// apb_dut
module apb_dut (
  input  wire        PSEL,
  input  wire        PENABLE,
  input  wire [31:0] PADDR,
  input  wire        PWRITE,
  input  wire [31:0] PWDATA,
  input  wire        PCLK,
  input  wire        PRESET,
  output reg  [31:0] PRDATA,
  output reg         PREADY,
  output reg         PSLVERR
);
Settings: LEC_CHECK=0, CAP_MARGIN=20, CORE_MARGIN=2, CORE_UTILIZATION=11, SLEW_MARGIN=20; clock period 6.59 ns.
run.sh (not shown) runs the stock make flow with config.mk's settings and CLKGATE_MAP_FILE=.
The starting point went through all stages and came out clean.
Next try:
- ABC_AREA: unset -> 0
- CORE_UTILIZATION: 11 -> 72
- CTS_CLUSTER_DIAMETER: unset -> 204
- CTS_CLUSTER_SIZE: unset -> 47
- PLACE_DENSITY_LB_ADDON: unset -> 0.17
- SETUP_SLACK_MARGIN: unset -> 0.69
- clock period: 6.59 -> 2.33 ns (I/O delays scaled with it)
=> The new run never finished: it broke off in 5_1_grt. Synthesized area does not change. Die area went down by 84%. Synthesized cell count stays the same.
Next try:
- ABC_AREA: 0 -> 1
- CAP_MARGIN: 20 -> 5
- CORE_MARGIN: 2 -> 9
- CORE_UTILIZATION: 72 -> 38
- CTS_CLUSTER_DIAMETER: 204 -> 126
- CTS_CLUSTER_SIZE: 47 -> unset
- PLACE_DENSITY_LB_ADDON: 0.17 -> unset
- SETUP_SLACK_MARGIN: 0.69 -> unset
- SLEW_MARGIN: 20 -> 40
- clock period: 2.33 -> 4.2 ns (I/O delays scaled with it)
- The new run passed the timing, DRC and antenna checks
- synthesized cell count came out higher by well over a third
- area after synthesis came out higher by a little under a tenth
- die size came out higher by well over a third
Next try:
- ABC_AREA: 1 -> 0
- CAP_MARGIN: 5 -> 20
- CORE_MARGIN: 9 -> 2
- CORE_UTILIZATION: 38 -> 72
- CTS_CLUSTER_DIAMETER: 126 -> 204
- CTS_CLUSTER_SIZE: unset -> 47
- SETUP_SLACK_MARGIN: unset -> 0.67
- SLEW_MARGIN: 40 -> 20
- clock period: 4.2 -> 2.33 ns (I/O delays scaled with it)
The changed run stopped in 5_1_grt.
Die size shrinks by about 55%.
Area after synthesis shrinks by about 8%.
Synthesized cell count shrinks by about 50%.
Next try:
- ABC_AREA: 0 -> unset
- CELL_PAD_IN_SITES_DETAIL_PLACEMENT: unset -> 0
- CELL_PAD_IN_SITES_GLOBAL_PLACEMENT: unset -> 0
- CORE_ASPECT_RATIO: unset -> 0.64
- CTS_CLUSTER_DIAMETER: 204 -> unset
- CTS_CLUSTER_SIZE: 47 -> 100
- GPL_ROUTABILITY_DRIVEN: unset -> 0
- MAX_ROUTING_LAYER: unset -> met5
- MIN_ROUTING_LAYER: unset -> met1
- PLACE_DENSITY_LB_ADDON: unset -> 0.05
- SETUP_SLACK_MARGIN: 0.67 -> unset
- clock period: 2.33 -> 3.17 ns (I/O delays scaled with it)
Effect: With this change the flow finished but fails on negative setup slack; die area barely changes; synthesized area does not change; synthesized cell count stays the same.

========
apb_dut again, from the RTL that the note above started with.
clock: 4.2 ns
lec_check: 0
abc_area: 1
cap_margin: 10
core_margin: 9
core_utilization: 38
cts_cluster_diameter: 126
gpl_routability_driven: 0
hold_slack_margin: 0.24
slew_margin: 40
==> next run, changes <==
Settings changed: ABC_AREA 1 to not set, CAP_MARGIN 10 to 20, CORE_MARGIN 9 to 2, CORE_UTILIZATION 38 to 60, CTS_CLUSTER_DIAMETER 126 to not set, GPL_ROUTABILITY_DRIVEN 0 to not set, HOLD_SLACK_MARGIN 0.24 to not set, SLEW_MARGIN 40 to 20.
Clock period 4.2 ns to 2.25 ns, I/O delays scaled along.
The new run reached the layout checks and failed them: setup timing. Core utilization came out higher by 37 points. Die size shrinks by 46%. Routed wire length shrinks by 3.2%. Combinational power is higher by 110%. Cell area rises by 5.8%. Clock power climbs by 69%. Count of clock-buffer cells in the layout rises by 12. Via count shrinks by 19%. Setup slack is worse by 0.60 ns. Critical path depth went up by 3.
==> next run, changes <==
Settings changed: CORE_UTILIZATION 60 to 72, CTS_CLUSTER_SIZE set to 33, SETUP_SLACK_MARGIN set to -0.18.
Clock period 2.25 ns to 2.33 ns, I/O delays scaled along.
=> Now the flow ended with an error in global routing with DPL-0033. Die area falls by 16%. Synthesized area does not change. Synthesized cell count does not change.
==> next run, changes <==
Settings changed: CORE_UTILIZATION 72 to 40, CTS_CLUSTER_SIZE 33 to not set, SETUP_SLACK_MARGIN -0.18 to not set.
Clock period 2.33 ns to 4.19 ns, I/O delays scaled along.
=> Now the flow completed, yet does not pass: setup timing. Area after synthesis stays the same. Die area rose by about 80%. Synthesized cell count is unchanged.
==> next run, changes <==
Settings changed: ABC_AREA set to 0, CORE_UTILIZATION 40 to 72, CTS_CLUSTER_DIAMETER set to 333, CTS_CLUSTER_SIZE set to 98, PLACE_DENSITY set to 0.4, SETUP_SLACK_MARGIN set to 0.53.
Clock period 4.19 ns to 2.33 ns, I/O delays scaled along.
After rerunning: The new run never finished: it broke off in global routing. Synthesized cell count stays the same. Area after synthesis does not change. Die area decreases by 44%.
==> next run, changes <==
Settings changed: ABC_AREA 0 to not set, CORE_UTILIZATION 72 to 40, CTS_CLUSTER_DIAMETER 333 to not set, CTS_CLUSTER_SIZE 98 to not set, PLACE_DENSITY 0.4 to not set, SETUP_SLACK_MARGIN 0.53 to not set.
Clock period 2.33 ns to 4.2 ns, I/O delays scaled along.
What happened: The new run completed with no timing, DRC or antenna violations. Die size grows by about 80%. Area after synthesis stays the same. Synthesized cell count does not change.

========
Setup of v30:
Starting RTL as in the previous note.
Settings: LEC_CHECK=0, ABC_AREA=1, CAP_MARGIN=35, CORE_MARGIN=5, CORE_UTILIZATION=38, CTS_CLUSTER_DIAMETER=115, GPL_ROUTABILITY_DRIVEN=1, HOLD_SLACK_MARGIN=0.24, SLEW_MARGIN=40; clock period 4.2 ns.
v30 did not stop at any stage, and its layout met the timing, DRC and antenna checks.
Inputs modified between v30 and v33:
Settings: changing CAP_MARGIN from 35 to 25; changing GPL_ROUTABILITY_DRIVEN from 1 to 0.
Results
- Between v30 and v33, the difference in vertical die dimension is negligible.
- Comparing v30 against v33, there is no change at all in remaining max-slew budget at the tightest pin.
- As far as final number of max-transition violations goes, v33 and v30 are indistinguishable; the numbers are identical.
- Timing, DRC, antenna: 0 failures across v30 and v33
- Die area: v33 vs v30 identical
- Non-clock buffer count of v30 is on par with v33.
--- input diff v33..v53 ---
Settings: CTS_CLUSTER_DIAMETER no longer set, was 115; CORE_MARGIN now 2, was 5; SLEW_MARGIN now 20, was 40; GPL_ROUTABILITY_DRIVEN no longer set, was 0; ABC_AREA no longer set, was 1; SETUP_SLACK_MARGIN now 0.62, previously not set; CTS_CLUSTER_SIZE now 33, previously not set; HOLD_SLACK_MARGIN no longer set, was 0.24; CORE_UTILIZATION now 72, was 38; CAP_MARGIN now 20, was 25; the clock period (ns, I/O delays scaled along) now 2.33, was 4.2.
Findings:
v53: aborted in global routing (tool error)
v33 | stages: all done | timing, DRC, antenna: all pass
From v33 to v53 the numbers moved as follows: total half-perimeter wirelength after legalization and detailed placement lost 11%, die span in y lost about 30%.
The lower cell area after placement came out of v53.
Per-instance average area after synthesis, v33 and v53: smaller value in v33
Looking at number of gates resized after CTS across v33 and v53, the one that comes out higher is v53.
Per the comparison of v53 with v33, die area down 0.062 mm^2; worst setup slack before clock tree synthesis fell by 1.52 ns.
The inputs of v43 differ from those of v53 as listed below.
Settings: CTS_CLUSTER_SIZE removed (was 33); SETUP_SLACK_MARGIN removed (was 0.62); CORE_UTILIZATION changed from 72 to 34; the clock period (ns, I/O delays scaled along) changed from 2.33 to 4.19.
## What came out
- NOTE: vertical die dimension in v43 exceeds that of v53
- v43: flow completed, timing, DRC and antenna clean
- Delta (v43 minus v53): row count picked up an extra 39, post-placement setup slack picked up an extra 0.96 ns, count of instances resized after the clock tree is built lost 628, half-perimeter wire length after detailed placement picked up an extra about 9%.
- v53 -> v43: area reported by Yosys stat delta 0, exact match
- v43 against v53: total CTS buffers saw an increase, post-CTS setup-driven buffer insertion count fell 80, core outline area went up by about 110%.
- v43 vs v53: area of the die up by more than 100%
- In the metrics for v53 and v43, the one carrying the higher initial core utilization is v53.
Edits applied to the flow inputs when going from v43 to v26:
Settings: ABC_AREA: unset -> 0; CORE_UTILIZATION: 34 -> 72; SETUP_SLACK_MARGIN: unset -> 0.42; CTS_CLUSTER_DIAMETER: unset -> 333; CTS_CLUSTER_SIZE: unset -> 98; PLACE_DENSITY: unset -> 0.4; the clock period (ns, I/O delays scaled along): 4.19 -> 2.33.
### Flow results
v26 ended up with a higher number of buffers inserted by post-CTS setup repair than v43 did.
Compared with v43, v26 shows a higher routability congestion estimate from global placement.
Measured against v26, the die area of v43 comes out at 2.1 times the reference value.
Comparing horizontal die size for v43 and v26, the bigger number came from v43.
As far as synthesized cell count goes, v43 and v26 are indistinguishable; the numbers are identical.
v26 never completed; the flow aborted with a tool error in global routing.
NOTE: clock buffer count from CTS in v26 falls short of that of v43
Diff v43 -> v26: number of buffers inserted for hold repair after clock tree synthesis about even, CTS H-tree depth fell 2, placed cell count fell 20%.
From v26 to v43, post-synthesis chip area from yosys did not move at all.
Taking v26 as 1.0, v43 lands at 0.097 on quantity of gates resized following cts.
[inputs] v16 vs v26
Settings: setting CELL_PAD_IN_SITES_DETAIL_PLACEMENT to 0 for the first time; changing CTS_CLUSTER_SIZE from 98 to 34; setting MIN_ROUTING_LAYER to met1 for the first time; removing ABC_AREA (formerly 0); removing CTS_CLUSTER_DIAMETER (formerly 333); changing PLACE_DENSITY from 0.4 to 0.44; setting CORE_ASPECT_RATIO to 0.64 for the first time; setting MAX_ROUTING_LAYER to met5 for the first time; changing SETUP_SLACK_MARGIN from 0.42 to 0.83; setting GPL_ROUTABILITY_DRIVEN to 0 for the first time; setting CELL_PAD_IN_SITES_GLOBAL_PLACEMENT to 0 for the first time; changing the clock period (ns, I/O delays scaled along) from 2.33 to 2.86.
--- outcome ---
v16 got as far as global routing, where a tool error ended the run.
[v16] placed wire-length estimate rose 5.9 mm relative to v26
As far as simple logic cell fraction of the synthesized area goes, v26 and v16 are indistinguishable; the numbers are identical.
| total number of placement rows | higher: v26 |
Die area: v26 vs v16 — no meaningful difference
Relative to v26, total number of H-tree levels increased by 2 in v16.

========
apb_dut again, from the RTL that the note above started with.
## apb_dut
module apb_dut (
  input  wire        PSEL,
  input  wire        PENABLE,
  input  wire [31:0] PADDR,
  input  wire        PWRITE,
  input  wire [31:0] PWDATA,
  input  wire        PCLK,
  input  wire        PRESET,
  output reg  [31:0] PRDATA,
  output reg         PREADY,
  output reg         PSLVERR
);
make LEC_CHECK=0 CAP_MARGIN=20 CELL_PAD_IN_SITES_DETAIL_PLACEMENT=0 CELL_PAD_IN_SITES_GLOBAL_PLACEMENT=0 CORE_ASPECT_RATIO=0.64 CORE_MARGIN=2 CORE_UTILIZATION=72 CTS_CLUSTER_SIZE=44 GPL_ROUTABILITY_DRIVEN=0 MAX_ROUTING_LAYER=met5 MIN_ROUTING_LAYER=met1 PLACE_DENSITY_LB_ADDON=0.05 SETUP_SLACK_MARGIN=0.83 SLEW_MARGIN=35 finish   # period 2.88 ns
The first run died in 5_1_grt.
==> next run, changes <==
CORE_ASPECT_RATIO = 1.13   (was 0.64)
CORE_UTILIZATION = 67   (was 72)
CTS_CLUSTER_SIZE = 100   (was 44)
MAX_ROUTING_LAYER = met4   (was met5)
SLEW_MARGIN = 20   (was 35)
TNS_END_PERCENT = 45   (was not set)
clock period = 2.86 ns   (was 2.88 ns; I/O delays follow)
With this change the flow completed and failed the layout checks on setup timing.
Area after synthesis is unchanged.
Die size goes up by a little under a tenth.
Synthesized cell count is unchanged.
==> next run, changes <==
CORE_ASPECT_RATIO = 0.64   (was 1.13)
CORE_UTILIZATION = 72   (was 67)
GPL_ROUTABILITY_DRIVEN = 1   (was 0)
MAX_ROUTING_LAYER = met5   (was met4)
PLACE_DENSITY = 0.64   (was not set)
PLACE_DENSITY_LB_ADDON = not set   (was 0.05)
SETUP_SLACK_MARGIN = 0.91   (was 0.83)
TNS_END_PERCENT = not set   (was 45)
clock period = 3.17 ns   (was 2.86 ns; I/O delays follow)
Result: Now the flow never finished: it broke off in 5_1_grt on ODB-0269; die size drops by 6.8%; area after synthesis stays the same; synthesized cell count stays the same.
==> next run, changes <==
GPL_ROUTABILITY_DRIVEN = 0   (was 1)
PLACE_DENSITY = not set   (was 0.64)
PLACE_DENSITY_LB_ADDON = 0.05   (was not set)
SETUP_SLACK_MARGIN = -0.27   (was 0.91)
clock period = 2.7 ns   (was 3.17 ns; I/O delays follow)
Effect: This time the run completed, yet does not pass: setup timing. Die area is unchanged. Area after synthesis is unchanged. Synthesized cell count is unchanged.

========
apb_dut again, from the RTL that the note above started with.
clock: 2.96 ns
lec_check: 0
abc_area: 1
cap_margin: 0
cell_pad_in_sites_detail_placement: 2
cell_pad_in_sites_global_placement: 3
core_aspect_ratio: 1.92
core_margin: 2
core_utilization: 58
cts_cluster_size: 48
gpl_routability_driven: 1
max_routing_layer: met5
min_routing_layer: met1
place_density_lb_addon: 0.05
setup_slack_margin: 0.22
slew_margin: 15
tns_end_percent: 5
The starting point stopped in global placement without I/O.
Rerun with:
==> flow/config.mk (replaced) <==
export PLATFORM = sky130hd
export DESIGN_NAME = apb_dut
export DESIGN_NICKNAME = apb_dut
export VERILOG_FILES = /design/flow/design.v
export SDC_FILE = /design/flow/constraint.sdc
export NUM_CORES = 4
export LEC_CHECK = 0
export ABC_AREA = 0
export CAP_MARGIN = 20
export CORE_MARGIN = 2
export CORE_UTILIZATION = 72
export CTS_CLUSTER_DIAMETER = 204
export CTS_CLUSTER_SIZE = 47
export SETUP_SLACK_MARGIN = 0.69
export SLEW_MARGIN = 20
==> flow/constraint.sdc (replaced) <==
create_clock -name core_clock -period 2.33 [get_ports {PCLK}]
set_input_delay 0.4660 -clock core_clock [delete_from_list [all_inputs] [get_ports {PCLK}]]
set_output_delay 0.4660 -clock core_clock [all_outputs]
set_load 0.01 [all_outputs]
Result: The new run ended with an error in global routing; synthesized cell count is lower by 49%; die size is lower by 26%; synthesized area is lower by 7.9%.

========
== exp/delta ==
apb_dut again, from the RTL that the note above started with.
==> flow/config.mk <==
export PLATFORM = sky130hd
export DESIGN_NAME = apb_dut
export DESIGN_NICKNAME = apb_dut
export VERILOG_FILES = /design/flow/design.v
export SDC_FILE = /design/flow/constraint.sdc
export NUM_CORES = 4
export LEC_CHECK = 0
export CAP_MARGIN = 20
export CELL_PAD_IN_SITES_DETAIL_PLACEMENT = 0
export CELL_PAD_IN_SITES_GLOBAL_PLACEMENT = 0
export CORE_ASPECT_RATIO = 1.36
export CORE_MARGIN = 2
export CORE_UTILIZATION = 70
export CTS_CLUSTER_SIZE = 100
export GPL_ROUTABILITY_DRIVEN = 0
export MAX_ROUTING_LAYER = met5
export MIN_ROUTING_LAYER = met1
export PLACE_DENSITY_LB_ADDON = 0.05
export SETUP_SLACK_MARGIN = 0.83
export SLEW_MARGIN = 20
==> flow/constraint.sdc <==
create_clock -name core_clock -period 2.86 [get_ports {PCLK}]
set_input_delay 0.5720 -clock core_clock [delete_from_list [all_inputs] [get_ports {PCLK}]]
set_output_delay 0.5720 -clock core_clock [all_outputs]
set_load 0.01 [all_outputs]
What ended exp/delta was a tool error in global routing (5_1_grt); the run never finished.
[inputs] exp/fjord vs exp/delta
- CTS_CLUSTER_SIZE changed from 100 to 48
- SLEW_MARGIN changed from 20 to 25
- ABC_AREA newly set to 1
- CORE_UTILIZATION changed from 70 to 58
- CELL_PAD_IN_SITES_GLOBAL_PLACEMENT changed from 0 to 3
- CORE_ASPECT_RATIO changed from 1.36 to 1.92
- the clock period (ns, I/O delays scaled along) changed from 2.86 to 2.96
## What came out
None of the runs exp/fjord and exp/delta ends with a clean layout.
exp/delta is listed as incomplete: the tool reported an error in global routing (5_1_grt) and the run ended there.
In the floorplan summary, exp/fjord is listed with a die area greater than that of exp/delta.
Comparing post-synthesis chip area from yosys for exp/fjord and exp/delta, the bigger number came from exp/fjord.
Compared with exp/delta, in exp/fjord mean instance size in the synthesized netlist moved down; synthesized cell count moved up; post-synthesis cell area moved up.
Power and IR drop assume default switching activity.
